Design bopit, start of the top module:
module bopit(clk, rst, btnR, btnD, btnL, btnU, btnS, sw, seg, an, led, speaker 
    );
    input clk;
    input rst;
    input btnR, btnS, btnD, btnU, btnL;
    input [7:0] sw;
    output reg [7:0] led;
    output [7:0] seg;
    output [3:0] an;
    reg [3:0] seg_number;
    reg [1:0] an_number;
    wire clk_1hz;  
    wire clk_500hz;  
    wire [4:0] randomBop;  
    output wire speaker;
    reg [1:0] signal;  
    reg [7:0] ledCode;
    reg [3:0] bopCode; 
    reg [3:0] ones_seconds;
    reg [3:0] tens_seconds;
    reg [3:0] ones_score;
    reg [3:0] tens_score;
    integer an_toggle;
    integer an_index;
    integer gameOn;
    integer command_type;
    integer command_number;
    integer roundWon;
    integer roundDelay;
    integer fail_count;
    notes bop_notes(
        .clk(clk),
        .rst(rst),
        .signal(signal),
        .speaker(speaker)
    );
    randomNumber randomNum (
        .clk(clk),
        .rst(rst),
        .data(randomBop)
    );
    clock_1hz clock_1 (
		.clk(clk), 
		.rst(rst),
		.clk_1hz(clk_1hz)
	);
    clock_500hz clock_500 (
        .clk(clk),
        .rst(rst),
        .clk_500hz(clk_500hz)
    );
    display7 segmentDisplay (
            .clk(clk), 
            .seg_number(seg_number), 
            .an_number(an_number), 
            .seg(seg), 
            .an(an), 
            .btnU(btnU) 
    );
    always @ (posedge clk)
    if (rst)
    begin
        ones_seconds <= 0;
        tens_seconds <= 0;
        command_type <= 10;
        command_number <= 8;
  ...
Size: roughly 1900 cells after synthesis, roughly 250 flip-flops, about 13000 sq um of cells after synthesis.
make LEC_CHECK=0 ABC_AREA=1 CAP_MARGIN=0 CELL_PAD_IN_SITES_DETAIL_PLACEMENT=0 CELL_PAD_IN_SITES_GLOBAL_PLACEMENT=3 CORE_MARGIN=2 CORE_UTILIZATION=48 CTS_CLUSTER_DIAMETER=237 GPL_ROUTABILITY_DRIVEN=1 MIN_ROUTING_LAYER=met2 PLACE_DENSITY_LB_ADDON=0.24 SETUP_SLACK_MARGIN=0.39 SLEW_MARGIN=25 TNS_END_PERCENT=30 finish   # period 4.52 ns
run.sh (not shown) runs the stock make flow with config.mk's settings and CLKGATE_MAP_FILE=.
The first run failed in global placement without I/O (3_1_place_gp_skip_io) (FLW-0024).
==> next run, changes <==
ABC_AREA = unset   (was 1)
CAP_MARGIN = 20   (was 0)
CELL_PAD_IN_SITES_DETAIL_PLACEMENT = unset   (was 0)
CELL_PAD_IN_SITES_GLOBAL_PLACEMENT = unset   (was 3)
CORE_UTILIZATION = 72   (was 48)
CTS_CLUSTER_DIAMETER = unset   (was 237)
GPL_ROUTABILITY_DRIVEN = unset   (was 1)
MIN_ROUTING_LAYER = unset   (was met2)
PLACE_DENSITY_LB_ADDON = unset   (was 0.24)
SETUP_SLACK_MARGIN = unset   (was 0.39)
SLEW_MARGIN = 20   (was 25)
TNS_END_PERCENT = unset   (was 30)
clock period = 3.97 ns   (was 4.52 ns; I/O delays follow)
Effect:
- The new run completed without violations
- synthesized cell count is lower by 27%
- die size drops by 39%
- area after synthesis decreases by 9.8%
==> next run, changes <==
CORE_UTILIZATION = 16   (was 72)
clock period = 3.93 ns   (was 3.97 ns; I/O delays follow)
Clock-buffer cell count went up by 9.
Critical path depth does not change.
Power went up by 5.2%.
Utilization went down by 62 points.
Worst setup slack gains 0.17 ns.
Worst hold slack hardly moves.
Register-to-register slack gains 0.17 ns.
Wire length went up by 1.5%.
Sequential share of layout area went down by 2.9 points.
Sequential power stays flat.
First-iteration DRC count went down by 22%.
==> next run, changes <==
ABC_AREA = 1   (was unset)
CORE_UTILIZATION = 72   (was 16)
CTS_CLUSTER_SIZE = 71   (was unset)
PLACE_DENSITY = 0.36   (was unset)
SETUP_SLACK_MARGIN = 0.28   (was unset)
clock period = 2.24 ns   (was 3.93 ns; I/O delays follow)
Effect: The new run passed the timing, DRC and antenna checks; clock-buffer cell count decreases by 3; non-clock buffer count is higher by 37; final cell count fell by about 8%.
==> next run, changes <==
ABC_AREA = unset   (was 1)
CORE_UTILIZATION = 70   (was 72)
CTS_CLUSTER_SIZE = 24   (was 71)
PLACE_DENSITY = unset   (was 0.36)
SETUP_SLACK_MARGIN = unset   (was 0.28)
clock period = 3.38 ns   (was 2.24 ns; I/O delays follow)
=>
- global-route usage went down by 3.2 points
- total power went down by well over a third
- combinational power went down by well over a third
- die size went down by a little under a tenth
- synthesized cell count went down by a quarter to a third
- wire length went down by a quarter to a third
- sequential power went down by a quarter to a third
- design area went down by roughly a tenth
- core utilization went down by 4.9 points
- sequential cell count stays the same
==> next run, changes <==
ABC_AREA = 1   (was unset)
CORE_UTILIZATION = 72   (was 70)
CTS_CLUSTER_DIAMETER = 398   (was unset)
CTS_CLUSTER_SIZE = unset   (was 24)
clock period = 2.34 ns   (was 3.38 ns; I/O delays follow)
Outcome: Utilization is higher by 0.83 points. Clock skew is higher by 0.0077 ns. Sequential share of layout area is lower by 3.2 points. Area after synthesis is higher by 11%. Register-to-register slack gets worse by 0.37 ns. Non-clock buffer count is higher by 1. Final cell count is higher by about 30%. Synthesized cell count is higher by 37%.

== north ==
Starting RTL as in the previous note.
==> flow/config.mk <==
export PLATFORM = sky130hd
export DESIGN_NAME = bopit
export DESIGN_NICKNAME = bopit
export VERILOG_FILES = /design/flow/design.v
export SDC_FILE = /design/flow/constraint.sdc
export NUM_CORES = 4
export LEC_CHECK = 0
export CAP_MARGIN = 15
export CELL_PAD_IN_SITES_GLOBAL_PLACEMENT = 0
export CORE_ASPECT_RATIO = 0.92
export CORE_MARGIN = 2
export CORE_UTILIZATION = 70
export CTS_CLUSTER_DIAMETER = 386
export CTS_CLUSTER_SIZE = 41
export GPL_ROUTABILITY_DRIVEN = 1
export MIN_ROUTING_LAYER = met1
export PLACE_DENSITY_LB_ADDON = 0.0
export SETUP_SLACK_MARGIN = 0.69
export SLEW_MARGIN = 20
==> flow/constraint.sdc <==
create_clock -name core_clock -period 2.34 [get_ports {clk}]
set_input_delay 0.4680 -clock core_clock [delete_from_list [all_inputs] [get_ports {clk}]]
set_output_delay 0.4680 -clock core_clock [all_outputs]
set_load 0.01 [all_outputs]
What ended north was a tool error in 5_1_grt; the run never finished.
Input changes introduced in south (baseline for comparison: north):
- removing CORE_ASPECT_RATIO (formerly 0.92)
- removing CELL_PAD_IN_SITES_GLOBAL_PLACEMENT (formerly 0)
- removing CTS_CLUSTER_SIZE (formerly 41)
- removing SETUP_SLACK_MARGIN (formerly 0.69)
- removing MIN_ROUTING_LAYER (formerly met1)
- removing GPL_ROUTABILITY_DRIVEN (formerly 1)
- changing CTS_CLUSTER_DIAMETER from 386 to 395
- setting ABC_AREA to 1 for the first time
- changing CORE_UTILIZATION from 70 to 72
- removing PLACE_DENSITY_LB_ADDON (formerly 0.0)
- changing CAP_MARGIN from 15 to 20
- changing the clock period (ns, I/O delays scaled along) from 2.34 to 2.26
[compare] base=north new=south: number of rows in the core area went up, total instance count after detailed placement went up.
Among north and south, the run that stopped before the end is north, and it is the only one.
Summary — number of instances resized during post-cts repair, south relative to north: lower, by 235.
south ends up with a synthesized cell count that is 508 higher than in north.
The chip area in the Yosys report of south exceeds that of north by 11%.
What east does differently from south at the input level:
- PLACE_DENSITY now 0.41, previously not set
- SETUP_SLACK_MARGIN now 0.66, previously not set
- TNS_END_PERCENT now 5, previously not set
- CTS_CLUSTER_SIZE now 10, previously not set
==> results <==
Total design power: east vs south down about 4.3%
Post-CTS repair timing setup buffer count delta for east relative to south: 10 higher
Cmp east and south / tally of clock buffers in the finished layout / higher: south
Looking only at utilization, and setting everything else aside, the higher value of east and south goes to east.
Summary of east over south: violation count after the first detailed-routing iteration grew by 111; maximum clock skew at final layout grew by 0.0050 ns.
On east: total leakage power is about 6% higher than what south gave.
As far as worst setup slack is concerned, south and east perform about the same.
For west, these inputs were changed with respect to east:
- a deleted SETUP_SLACK_MARGIN that had been 0.66
- a deleted CTS_CLUSTER_SIZE that had been 10
- a deleted TNS_END_PERCENT that had been 5
- a deleted ABC_AREA that had been 1
- a deleted PLACE_DENSITY that had been 0.41
- a change of CORE_UTILIZATION from 72 to 40
- a deleted CTS_CLUSTER_DIAMETER that had been 395
- a change of the clock period (ns, I/O delays scaled along) from 2.26 to 10.0
Findings:
- east → west: non-clock buffer count now smaller; met1 routed wirelength after detailed routing now smaller; final cell count now smaller; data required time at the worst endpoint now larger.
- The clock group share of total power in west was higher than what east gave.
- Hold slack delta (west − east): favourable
Changes in middle relative to west:
- a change of CORE_UTILIZATION from 40 to 72
- an added SETUP_SLACK_MARGIN of 1.07
- an added MAX_ROUTING_LAYER of met4
- a change of the clock period (ns, I/O delays scaled along) from 10.0 to 7.48
--- outcome ---
- west → middle: length of routed met2 wiring higher; worst hold slack picked up an extra 0.0045 ns; final standard cell count with taps included and fillers excluded now smaller.
- middle ended up with clock_500.clk_500hz as its launch point of the critical path; west ended up with rst.

## v17
Starting RTL as in the previous note.
==> flow/design.v (excerpt) <==
module bopit(clk, rst, btnR, btnD, btnL, btnU, btnS, sw, seg, an, led, speaker 
    );
    input clk;
    input rst;
    input btnR, btnS, btnD, btnU, btnL;
    input [7:0] sw;
    output reg [7:0] led;
    output [7:0] seg;
    output [3:0] an;
    reg [3:0] seg_number;
    reg [1:0] an_number;
    wire clk_1hz;  
    wire clk_500hz;  
    wire [4:0] randomBop;  
    output wire speaker;
    reg [1:0] signal;  
    reg [7:0] ledCode;
    reg [3:0] bopCode; 
    reg [3:0] ones_seconds;
    reg [3:0] tens_seconds;
    reg [3:0] ones_score;
    reg [3:0] tens_score;
    integer an_toggle;
    integer an_index;
    integer gameOn;
    integer command_type;
    integer command_number;
    integer roundWon;
    integer roundDelay;
    integer fail_count;
    notes bop_notes(
        .clk(clk),
        .rst(rst),
        .signal(signal),
        .speaker(speaker)
    );
    randomNumber randomNum (
        .clk(clk),
        .rst(rst),
        .data(randomBop)
    );
    clock_1hz clock_1 (
		.clk(clk), 
		.rst(rst),
		.clk_1hz(clk_1hz)
	);
    clock_500hz clock_500 (
        .clk(clk),
        .rst(rst),
        .clk_500hz(clk_500hz)
    );
    display7 segmentDisplay (
            .clk(clk), 
            .seg_number(seg_number), 
            .an_number(an_number), 
            .seg(seg), 
            .an(an), 
            .btnU(btnU) 
    );
    always @ (posedge clk)
    if (rst)
    begin
        ones_seconds <= 0;
        tens_seconds <= 0;
        command_type <= 10;
        command_number <= 8;
        an_toggle <= 0;
        an_index <= 0;
        ones_score <= 0;
        tens_score <= 0;
        bopCode <= 0;
        ledCode <= 0;
        gameOn <= 1;
        roundWon <= 0;
        roundDelay <= 0;
        signal <= 0;
        fail_count <= 0;
        seg_number <= 0;
        an_number <= 0;
        led <= 0;
    end
    else
    begin
  ...
clock: 2.38 ns
lec_check: 0
abc_area: 1
cap_margin: 20
core_margin: 2
core_utilization: 72
cts_cluster_size: 22
place_density_lb_addon: 0.19
setup_slack_margin: 0.58
slew_margin: 40
Layout checks on v17: not met. Flow itself completed; violations: negative setup slack.
Input changes introduced in v44 (baseline for comparison: v17):
Settings: removing SETUP_SLACK_MARGIN (formerly 0.58); changing SLEW_MARGIN from 40 to 20; removing PLACE_DENSITY_LB_ADDON (formerly 0.19); removing ABC_AREA (formerly 1); removing CTS_CLUSTER_SIZE (formerly 22); changing CORE_UTILIZATION from 72 to 40; changing the clock period (ns, I/O delays scaled along) from 2.38 to 3.93.
- v44 did not stop at any stage, and its layout met the timing, DRC and antenna checks.
- Compared with v17, v44 is the less power-hungry design.
- Total negative slack (higher): v44
- Comparing the two runs side by side, v44 comes out ahead of v17 on final routed wirelength across all metal layers.
- The first-pass GRT wire length of v44 was superior to that of v17.
- The Yosys chip area in v17 is 1.11 times that in v44.
- Setup slack on v44 is ahead of v17.
- In v44, maximum clock rate is lower than in v17.
- For power density normalized to cell area, dividing the value from v44 by the value from v17 gives 0.72.
--- input diff v44..v57 ---
Settings: setting TNS_END_PERCENT to 10 for the first time; changing CORE_UTILIZATION from 40 to 72; setting CTS_CLUSTER_SIZE to 99 for the first time; setting ABC_AREA to 1 for the first time; setting PLACE_DENSITY to 0.38 for the first time; changing the clock period (ns, I/O delays scaled along) from 3.93 to 6.02.
==> comparison <==
- v57 gives more combined area of the multi-input logic cells than v44 did.
- v57 vs v44 on number of combinational gates with multiple inputs: v57 is the higher one.
- On power in combinational cells: v57 sits below v44.
- v57 vs v44 on via total after detailed routing: v57 is the higher one.
- Against v44, v57 comes in 30 ps higher on critical path arrival.
- Lower final standard cell count with taps included and fillers excluded among v44 and v57: v44
- Looking at top power consumer group, the sequential cells result is from v57; the the clock network one comes from v44.
- On number of H-tree levels, v44 tracks v57 almost exactly.
- Taking v57 over v44, the power attributed to sequential cells ratio works out to 0.65.
- Of v57 and v44, it is v57 that has the higher average vias per placed instance.
diff inputs: v57 => v40
Settings: setting PLACE_DENSITY_LB_ADDON to 0.19 for the first time; setting SETUP_SLACK_MARGIN to 0.0 for the first time; removing CTS_CLUSTER_SIZE (formerly 99); removing PLACE_DENSITY (formerly 0.38); removing TNS_END_PERCENT (formerly 10); changing the clock period (ns, I/O delays scaled along) from 6.02 to 2.38.
Findings:
- For pin count of the biggest net entering global routing, dividing the value from v40 by the value from v57 gives 0.77.
- Looking only at routing usage on met2, and setting everything else aside, the higher value of v57 and v40 goes to v57.
- Compared to v57, v40 has setup slack after layout 2700 ps lower.
- Compared with v57, v40 shows a higher sequential share of power.
- v57 and v40 ended up with roughly the same aggregate routed wire length.
- Between v57 and v40, via count is higher for v57, v40 comes in under that.
- Cmp v57 and v40 / portion of the layout cell area used by non-clock buffers / higher: v40
--- input diff v40..v9 ---
Settings: SETUP_SLACK_MARGIN: 0.0 -> 0.38; CTS_CLUSTER_SIZE: unset -> 71; PLACE_DENSITY_LB_ADDON: 0.19 -> 0.08; the clock period (ns, I/O delays scaled along): 2.38 -> 2.24.
### Flow results
- Compared with v40, v9 shows non-clock buffer count higher by 150%.
- In the metrics for v40 and v9, the one carrying the higher core utilization is v9.
- The first element of the critical path comes out an_number[1] in one run and roundDelay[1] in the other, namely in v40 and v9 respectively.
- Maximum number of pins on one net before global-route repair (v9 vs. v40) decreases by a little under 10%
- Post-cts repair resize count up 69 in v9 wrt v40
- Diff v40 -> v9: die area comparable, final worst-path setup slack down 460 ps, area of all placed cells without fillers now sits higher.
- Note that the net switching power of the design recorded for v9 amounts to 1.3 times the value seen in v40.
- v9: flow complete, layout not clean; failing: negative setup slack
- Number of global-route vias before repair on v9 is up relative to v40.
--- input diff v9..v59 ---
Settings: CTS_CLUSTER_SIZE removed (was 71); SETUP_SLACK_MARGIN changed from 0.38 to 0.27; CORE_ASPECT_RATIO newly set to 1.99; PLACE_DENSITY_LB_ADDON changed from 0.08 to 0.19; the clock period (ns, I/O delays scaled along) changed from 2.24 to 2.19.
Notes after the runs:
v59 completed every stage of the flow, and the final layout passed the timing, DRC and antenna checks. For v59, the endpoint of the worst setup timing path was seg[5], unlike v9, where it was roundDelay[28]. STATUS clock period minus final worst setup slack: v59 wins against v9. Diff v59..v9 | number of hold buffers added after cts | unchanged. When v59 is set beside v9, its number of core rows turns out to be 20 larger. The higher clock group share of total power of v59 and v9 is in v9. v59 vs. v9: total power went down; initial DRC count went down; half-perimeter wire length after detailed placement went up. v59 leaves more setup margin than v9. Non-clock buffer total of the final layout shrinks by more than 10% when moving from v9 to v59. Higher final-layout setup total negative slack was reported by v59, not v9. Count of flip-flops with a built-in enable after synthesis came out exactly the same in v59 and v9.
No activity file was given, so power comes from the tool's default toggle rates.
